==> v13: inputs <==
==> flow/design.v <==
module FDIVIDER(
    input  logic ACLK,
    input  logic RESTN,
    output logic SCLK,
    output logic TICK    
);
logic [3:0]count;
assign TICK = (count == 4'd4) && !SCLK;
always_ff@(posedge ACLK)begin
    if(!RESTN)begin
        count <= 0;
        SCLK <= 0;
    end else begin
        if(count == 4'd4)begin
            count <= 0;
            SCLK <= ~SCLK;
        end else begin
            count <= count +1;
        end
    end
end
endmodule
module FIFO_MANAGER(
    input logic Tx_full,
    input logic SS_full,
    input logic Tx_empty,
    input logic SS_empty,
    output logic FREADY_full,
    output logic FREADY_empty
);
always_comb begin : Full_empty_block
    if(Tx_full | SS_full)begin
        FREADY_full = 0;
    end else begin
        FREADY_full = 1;
    end
    if(Tx_empty | SS_empty) begin
        FREADY_empty = 0;
    end else begin
        FREADY_empty = 1;
    end
end
endmodule
module Async_Tx_FIFO #(
    parameter DATA_WIDTH = 32,
    parameter ADDR_WIDTH = 4  
)(
    input  logic [DATA_WIDTH-1:0] data_in,
    input  logic wr_en,
    input  logic rd_en,
    input  logic ACLK,    
    input  logic SCLK,    
    input  logic rst_n,
    output logic [DATA_WIDTH-1:0] data_out,
    output logic empty,
    output logic full
);
    logic [DATA_WIDTH-1:0] mem [0:(1<<ADDR_WIDTH)-1];
    logic [ADDR_WIDTH:0] wr_ptr_bin, rd_ptr_bin;
    logic [ADDR_WIDTH:0] wr_ptr_gry, rd_ptr_gry;
    logic [ADDR_WIDTH:0] wr_ptr_sync1, wr_ptr_sync2;
    logic [ADDR_WIDTH:0] rd_ptr_sync1, rd_ptr_sync2;
    always_ff @(posedge ACLK) begin
        if (!rst_n) begin
            wr_ptr_bin <= 0;
            wr_ptr_gry <= 0;
        end else if (wr_en && !full) begin
            wr_ptr_bin <= wr_ptr_bin + 1;
            wr_ptr_gry <= ((wr_ptr_bin + 1) >> 1) ^ (wr_ptr_bin + 1);
        end
    end
    always_ff @(posedge ACLK) begin
        if (rst_n && wr_en && !full)
            mem[wr_ptr_bin[ADDR_WIDTH-1:0]] <= data_in;
    end
    always_ff @(posedge ACLK) begin
        if (!rst_n) begin
            rd_ptr_bin <= 0;
            rd_ptr_gry <= 0;
            data_out   <= 0;
        end else if (SCLK && rd_en && !empty) begin
            rd_ptr_bin <= rd_ptr_bin + 1;
            rd_ptr_gry <= ((rd_ptr_bin + 1) >> 1) ^ (rd_ptr_bin + 1);
            data_out   <= mem[rd_ptr_bin[ADDR_WIDTH-1:0]];
        end
    end
    always_ff @(posedge ACLK) begin
        if (!rst_n) begin
            wr_ptr_sync1 <= 0;
            wr_ptr_sync2 <= 0;
        end else if (SCLK) begin
            wr_ptr_sync1 <= wr_ptr_gry;
            wr_ptr_sync2 <= wr_ptr_sync1;
        end
    end
    always_ff @(posedge ACLK) begin
        if (!rst_n) begin
            rd_ptr_sync1 <= 0;
            rd_ptr_sync2 <= 0;
        end else begin
            rd_ptr_sync1 <= rd_ptr_gry;
            rd_ptr_sync2 <= rd_ptr_sync1;
        end
    end
    assign empty = (wr_ptr_sync2 == rd_ptr_gry);
    assign full  = (wr_ptr_gry == {~rd_ptr_sync2[ADDR_WIDTH:ADDR_WIDTH-1], rd_ptr_sync2[ADDR_WIDTH-2:0]});
endmodule
module Async_SS_FIFO #(
    parameter DATA_WIDTH = 32,
    parameter ADDR_WIDTH = 4  
)(
    input  logic [DATA_WIDTH-1:0] data_in,
    input  logic wr_en,
    input  logic rd_en,
    input  logic ACLK,    
    input  logic SCLK,    
    input  logic rst_n,
    output logic [DATA_WIDTH-1:0] data_out,
    output logic empty,
    output logic full
);
    logic [DATA_WIDTH-1:0] mem [0:(1<<ADDR_WIDTH)-1];
    logic [ADDR_WIDTH:0] wr_ptr_bin, rd_ptr_bin;
    logic [ADDR_WIDTH:0] wr_ptr_gry, rd_ptr_gry;
    logic [ADDR_WIDTH:0] wr_ptr_sync1, wr_ptr_sync2;
    logic [ADDR_WIDTH:0] rd_ptr_sync1, rd_ptr_sync2;
    always_ff @(posedge ACLK) begin
        if (!rst_n) begin
            wr_ptr_bin <= 0;
            wr_ptr_gry <= 0;
        end else if (wr_en && !full) begin
            wr_ptr_bin <= wr_ptr_bin + 1;
            wr_ptr_gry <= ((wr_ptr_bin + 1) >> 1) ^ (wr_ptr_bin + 1);
        end
    end
    always_ff @(posedge ACLK) begin
        if (rst_n && wr_en && !full)
            mem[wr_ptr_bin[ADDR_WIDTH-1:0]] <= data_in;
    end
    always_ff @(posedge ACLK) begin
        if (!rst_n) begin
            rd_ptr_bin <= 0;
            rd_ptr_gry <= 0;
            data_out   <= 0;
        end else if (SCLK && rd_en && !empty) begin
            rd_ptr_bin <= rd_ptr_bin + 1;
            rd_ptr_gry <= ((rd_ptr_bin + 1) >> 1) ^ (rd_ptr_bin + 1);
            data_out   <= mem[rd_ptr_bin[ADDR_WIDTH-1:0]];
        end
    end
    always_ff @(posedge ACLK) begin
        if (!rst_n) begin
            wr_ptr_sync1 <= 0;
            wr_ptr_sync2 <= 0;
        end else if (SCLK) begin
            wr_ptr_sync1 <= wr_ptr_gry;
            wr_ptr_sync2 <= wr_ptr_sync1;
        end
    end
    always_ff @(posedge ACLK) begin
        if (!rst_n) begin
            rd_ptr_sync1 <= 0;
            rd_ptr_sync2 <= 0;
        end else begin
            rd_ptr_sync1 <= rd_ptr_gry;
            rd_ptr_sync2 <= rd_ptr_sync1;
        end
    end
    assign empty = (wr_ptr_sync2 == rd_ptr_gry);
    assign full  = (wr_ptr_gry == {~rd_ptr_sync2[ADDR_WIDTH:ADDR_WIDTH-1], rd_ptr_sync2[ADDR_WIDTH-2:0]});
endmodule
module AXI_SLAVE(
    input logic ACLK,
    input logic ARESETN,
    input logic [31:0]AWADDR,
    input logic AWVALID,
    output logic AWREADY,
    input logic [31:0]WDATA,
    input logic WVALID,
    output logic WREADY,
    output logic[1:0]BRESP,
    output logic BVALID,
    input logic BREADY,
    input logic FREADY_full,
    output logic wr_en,
    output logic[31:0]Tx_data_out,
    output logic[31:0]SS_data_out
);
 localparam logic [31:0] Tx_address = 32'h0;
 localparam logic [31:0] SS_address = 32'h2;
 typedef enum logic[1:0]{
    IDEAL,
    DECODE,
    EXECUTE
 } state_t;
typedef enum logic{
    START,
    OK
}phase_t;
logic ready;
logic [31:0]data_buffer_1;
logic [31:0]addr_buffr;
state_t state;
phase_t phase;
logic AWalrt;
logic Walrt;
always_ff@(posedge ACLK)begin : AXI_SLAVE
    if(!ARESETN)begin
        wr_en <= 0;
        state <= IDEAL;
        BRESP <= 2'b00;
        BVALID <= 0;
        Tx_data_out <= 0;
        SS_data_out <= 0;
    end else begin
        wr_en <= 0;
        case(state)
            IDEAL: begin
                BRESP <= 2'b00;
                if(ready) begin
                    state <= DECODE;
                end
            end
            DECODE:begin
                BRESP <= 2'b00;
                case(addr_buffr)
                    Tx_address: begin
                        Tx_data_out <= data_buffer_1;
                        BRESP <= 2'b00;
                    end
                    SS_address: begin
                        SS_data_out <= data_buffer_1;
                        BRESP <= 2'b00;
                    end
                    default: begin
                        BRESP <= 2'b10;
                    end
                endcase
                if(BVALID & BREADY) begin
                    BVALID <= 0;
                    state <= EXECUTE;
                end else begin
                    BVALID <= 1;
                end
            end
            EXECUTE:begin
                BVALID <= 0;
                wr_en <= (addr_buffr == Tx_address);  
                state <= IDEAL;
                BRESP <= 2'b00;
            end
            default: state <= IDEAL;
        endcase
    end
end
always_ff@(posedge ACLK)begin : handshake_block
    if(!ARESETN)begin
        phase <= START;
        ready <= 0;
        AWalrt <= 0;
        Walrt <= 0;
    end else begin
        case(phase)
            START:begin
                if(AWVALID & AWREADY) begin
                    AWalrt <= 1;  
                    addr_buffr <= AWADDR;
                 end
                if(WVALID & WREADY)begin
                    Walrt <= 1;     
                    data_buffer_1 <= WDATA;
                end
                if(AWalrt & Walrt) begin    
                ready <= 1; 
                phase <= OK;
                end
            end
            OK:begin
                ready <= 0;
                AWalrt <= 0;
                Walrt <= 0;
                if(BVALID & BREADY) begin  
                    phase <= START; 
                end
            end
        endcase
    end
end
always_comb begin : ready_block
    if(FREADY_full && (phase == START) && (state == IDEAL) && !wr_en)begin
        AWREADY = !AWalrt;
        WREADY = !Walrt;
    end else begin
        AWREADY = 0;
        WREADY = 0;
    end
end
endmodule
module DATA_BUFFER(
    input logic[31:0] din_1,
    input logic[31:0]din_2,
    input logic go,
    input logic ACLK,
    input logic SCLK,
    input logic ARESETN,
    input logic SRESP,
    output logic DREADY,
    output logic [33:0]dout
);
typedef enum logic[2:0]{
    IDEAL,
    WAIT_FIFO,
    FETCH,
    CONCATENATE,
    VALIDATE
} state_t;
logic [31:0] SS_buffer_1;
logic [1:0] SS_buffer_2;
state_t state;
always_ff@(posedge ACLK) begin : data_fetch_block
    if(!ARESETN)begin
        state <= IDEAL;
        DREADY <= 0;
    end else if(SCLK) begin
        case(state)
            IDEAL:begin
                DREADY <= 0;
                if(go) begin
                    state <= WAIT_FIFO;
                end
            end
            WAIT_FIFO: begin
                state <= FETCH;
            end
            FETCH:begin
                SS_buffer_1 <= din_1;
                SS_buffer_2 <= din_2[1:0];
                state <= CONCATENATE;
            end
            CONCATENATE:begin
                dout <= {SS_buffer_2,SS_buffer_1};
                state <= VALIDATE;
                DREADY <= 1;
            end
            VALIDATE:begin
                if(DREADY & SRESP)begin
                    state <= IDEAL;
                end
            end
            default: state <= IDEAL;
        endcase
    end
end
endmodule
module SPI_MASTER(
    input logic ACLK,
    input logic FSCLK,
    input logic FTICK,
    input logic ARESETN,
    input logic FREADY_empty,
    input logic DREADY,
    input logic [33:0] din,
    output logic go,
    output logic SRESP,
    output logic rd_en,
    output logic[1:0]SS,
    output logic MOSI,
    output logic SCLK,
    input logic MISO
);
typedef enum logic[2:0]{
    IDEAL,
    WAIT_FIFO,
    FETCH,
    START,
    DONE,
    VALIDATE
} state_t;
logic [5:0]count;
logic [31:0] data_buffer_3;
logic [1:0] data_buffer_4;
state_t state;
assign SCLK = (state == START && count != 6'd0) ? FSCLK : 0;
always_ff@(posedge ACLK) begin : main_FSM_block
    if(!ARESETN)begin
        state <= IDEAL;
        count <= 0;
        rd_en <= 0;
        go <= 0;
        SRESP <= 0;
        SS <= 0;
        MOSI <= 0;
    end else if(FTICK) begin
        case(state)
            IDEAL:begin
                go <= 0;
                if(FREADY_empty)begin
                    go <= 1;
                    rd_en <= 1;
                    state <= WAIT_FIFO;
                    count <= 0;
                end
            end
            WAIT_FIFO:begin
                rd_en <= 0;
                go <= 0;
                state <=FETCH;
            end
            FETCH:begin
                if(DREADY) begin
                    data_buffer_3 <= din[31:0];
                    data_buffer_4 <= din[33:32];
                    SS <= din[33:32];
                    state <= START;
                end
            end
            START:begin
                if(count == 6'd32) begin
                    state <= DONE;
                end else begin
                    if(DREADY) begin
                        MOSI <= data_buffer_3[31];
                        data_buffer_3 <= {data_buffer_3[30:0],1'b0};
                        count <= count +1;
                    end
                end
            end
            DONE: begin
                SRESP <= 1;
                state <= VALIDATE;
            end
            VALIDATE:begin
                SRESP <= 0;
                state <= IDEAL;
            end
            default: state <= IDEAL;
        endcase
    end
end
endmodule
module Module_Wrapper (
    input logic ACLK,
    input logic ARESETN,
    input  logic [31:0] AWADDR,
    input  logic AWVALID,
    output logic AWREADY,
    input  logic [31:0] WDATA,
    input  logic WVALID,
    output logic WREADY,
    output logic [1:0] BRESP,
    output logic BVALID,
    input  logic BREADY,
    output logic [1:0] SS,
    output logic MOSI,
    output logic SCLK,
    input  logic MISO
);
    logic sclk_int, sclk_tick;
    logic fready_full, fready_empty;
    logic wr_en, rd_en;
    logic [31:0] tx_data_bus, ss_data_bus;
    logic [31:0] fifo_tx_out, fifo_ss_out;
    logic [33:0] data_to_master;
    logic go, dready, sresp;
    logic tx_full, tx_empty, ss_full, ss_empty;
    FDIVIDER fdiv_inst (
        .ACLK(ACLK),
        .RESTN(ARESETN),
        .SCLK(sclk_int),
        .TICK(sclk_tick)
    );
    AXI_SLAVE axi_inst (
        .ACLK(ACLK),
        .ARESETN(ARESETN),
        .AWADDR(AWADDR), .AWVALID(AWVALID), .AWREADY(AWREADY),
        .WDATA(WDATA), .WVALID(WVALID), .WREADY(WREADY),
        .BRESP(BRESP), .BVALID(BVALID), .BREADY(BREADY),
        .FREADY_full(fready_full),
        .wr_en(wr_en),
        .Tx_data_out(tx_data_bus),
        .SS_data_out(ss_data_bus)
    );
    Async_Tx_FIFO tx_fifo_inst (
        .ACLK(ACLK),
        .SCLK(sclk_tick),
        .rst_n(ARESETN),
        .data_in(tx_data_bus),
        .wr_en(wr_en),
        .rd_en(rd_en),
        .data_out(fifo_tx_out),
        .full(tx_full),
        .empty(tx_empty)
    );
    Async_SS_FIFO ss_fifo_inst (
        .ACLK(ACLK),
        .SCLK(sclk_tick),
        .rst_n(ARESETN),
        .data_in(ss_data_bus),
        .wr_en(wr_en),
        .rd_en(rd_en),
        .data_out(fifo_ss_out),
        .full(ss_full),
        .empty(ss_empty)
    );
    FIFO_MANAGER fifo_mgmt_inst (
        .Tx_full(tx_full), .SS_full(ss_full),
        .Tx_empty(tx_empty), .SS_empty(ss_empty),
        .FREADY_full(fready_full), .FREADY_empty(fready_empty)
    );
    DATA_BUFFER dbuff_inst (
        .din_1(fifo_tx_out), .din_2(fifo_ss_out),
        .go(go), .ACLK(ACLK), .SCLK(sclk_tick), .ARESETN(ARESETN),
        .SRESP(sresp), .DREADY(dready),
        .dout(data_to_master)
    );
    SPI_MASTER master_inst (
        .ACLK(ACLK), .FSCLK(sclk_int), .FTICK(sclk_tick), .ARESETN(ARESETN),
        .FREADY_empty(fready_empty),
        .DREADY(dready), .din(data_to_master),
        .go(go), .SRESP(sresp), .rd_en(rd_en),
        .SS(SS), .MOSI(MOSI), .SCLK(SCLK), .MISO(MISO)
    );
endmodule
==> flow/run.sh <==
#!/bin/bash
# the make line also repeats each setting of config.mk as NAME=value (left out here)
make -C /OpenROAD-flow-scripts/flow DESIGN_CONFIG=/design/flow/config.mk WORK_HOME=/design/flow/orfs CLKGATE_MAP_FILE= finish
==> flow/config.mk <==
export PLATFORM = sky130hd
export DESIGN_NAME = Module_Wrapper
export DESIGN_NICKNAME = Module_Wrapper
export VERILOG_FILES = /design/flow/design.v
export SDC_FILE = /design/flow/constraint.sdc
export NUM_CORES = 4
export LEC_CHECK = 0
export CAP_MARGIN = 20
export CORE_MARGIN = 2
export CORE_UTILIZATION = 40
export CTS_CLUSTER_SIZE = 27
export HOLD_SLACK_MARGIN = -0.03
export MAX_ROUTING_LAYER = met4
export MIN_ROUTING_LAYER = met2
export PLACE_DENSITY_LB_ADDON = 0.01
export SLEW_MARGIN = 20
==> flow/constraint.sdc <==
create_clock -name core_clock -period 3.4 [get_ports {ACLK}]
set_input_delay 0.6800 -clock core_clock [delete_from_list [all_inputs] [get_ports {ACLK}]]
set_output_delay 0.6800 -clock core_clock [all_outputs]
set_load 0.01 [all_outputs]
==> v31: changes against v13 <==
==> flow/config.mk (replaced) <==
export PLATFORM = sky130hd
export DESIGN_NAME = Module_Wrapper
export DESIGN_NICKNAME = Module_Wrapper
export VERILOG_FILES = /design/flow/design.v
export SDC_FILE = /design/flow/constraint.sdc
export NUM_CORES = 4
export LEC_CHECK = 0
export ABC_AREA = 1
export CAP_MARGIN = 20
export CORE_MARGIN = 2
export CORE_UTILIZATION = 72
export SLEW_MARGIN = 20
==> flow/constraint.sdc (replaced) <==
create_clock -name core_clock -period 10.8 [get_ports {ACLK}]
set_input_delay 2.1600 -clock core_clock [delete_from_list [all_inputs] [get_ports {ACLK}]]
set_output_delay 2.1600 -clock core_clock [all_outputs]
set_load 0.01 [all_outputs]
==> comparison table <==
metric                                                                     v31                           v13
Detailed Route Iter0 Violations                                           2276                          2122
Crit path required time                                                8.64 ns                       2.72 ns
Result of the run                                      complete, no violations       complete, no violations
Core ar.                                                             47600 um2                     83700 um2
Placed wire-length estimate                                           38400 um                      40600 um
Global routing met3 resource utilization                                 5.10%                         37.0%
R2R Path End                                         tx_fifo_inst.data_out[17]  master_inst.data_buffer_3[1]
Core Util at FP                                                          72.9%                         40.5%
Die height                                                              224 um                        295 um
Critical Path Sink                                                     AWREADY                        WREADY
Relative area change from synthesis to final layout                      11.5%                         17.1%
Cell internal power dissipation                                      0.00554 W                      0.0182 W
Largest net degree at the start of global routing                          185                            69
Power is estimated from default activity; no workload was simulated.
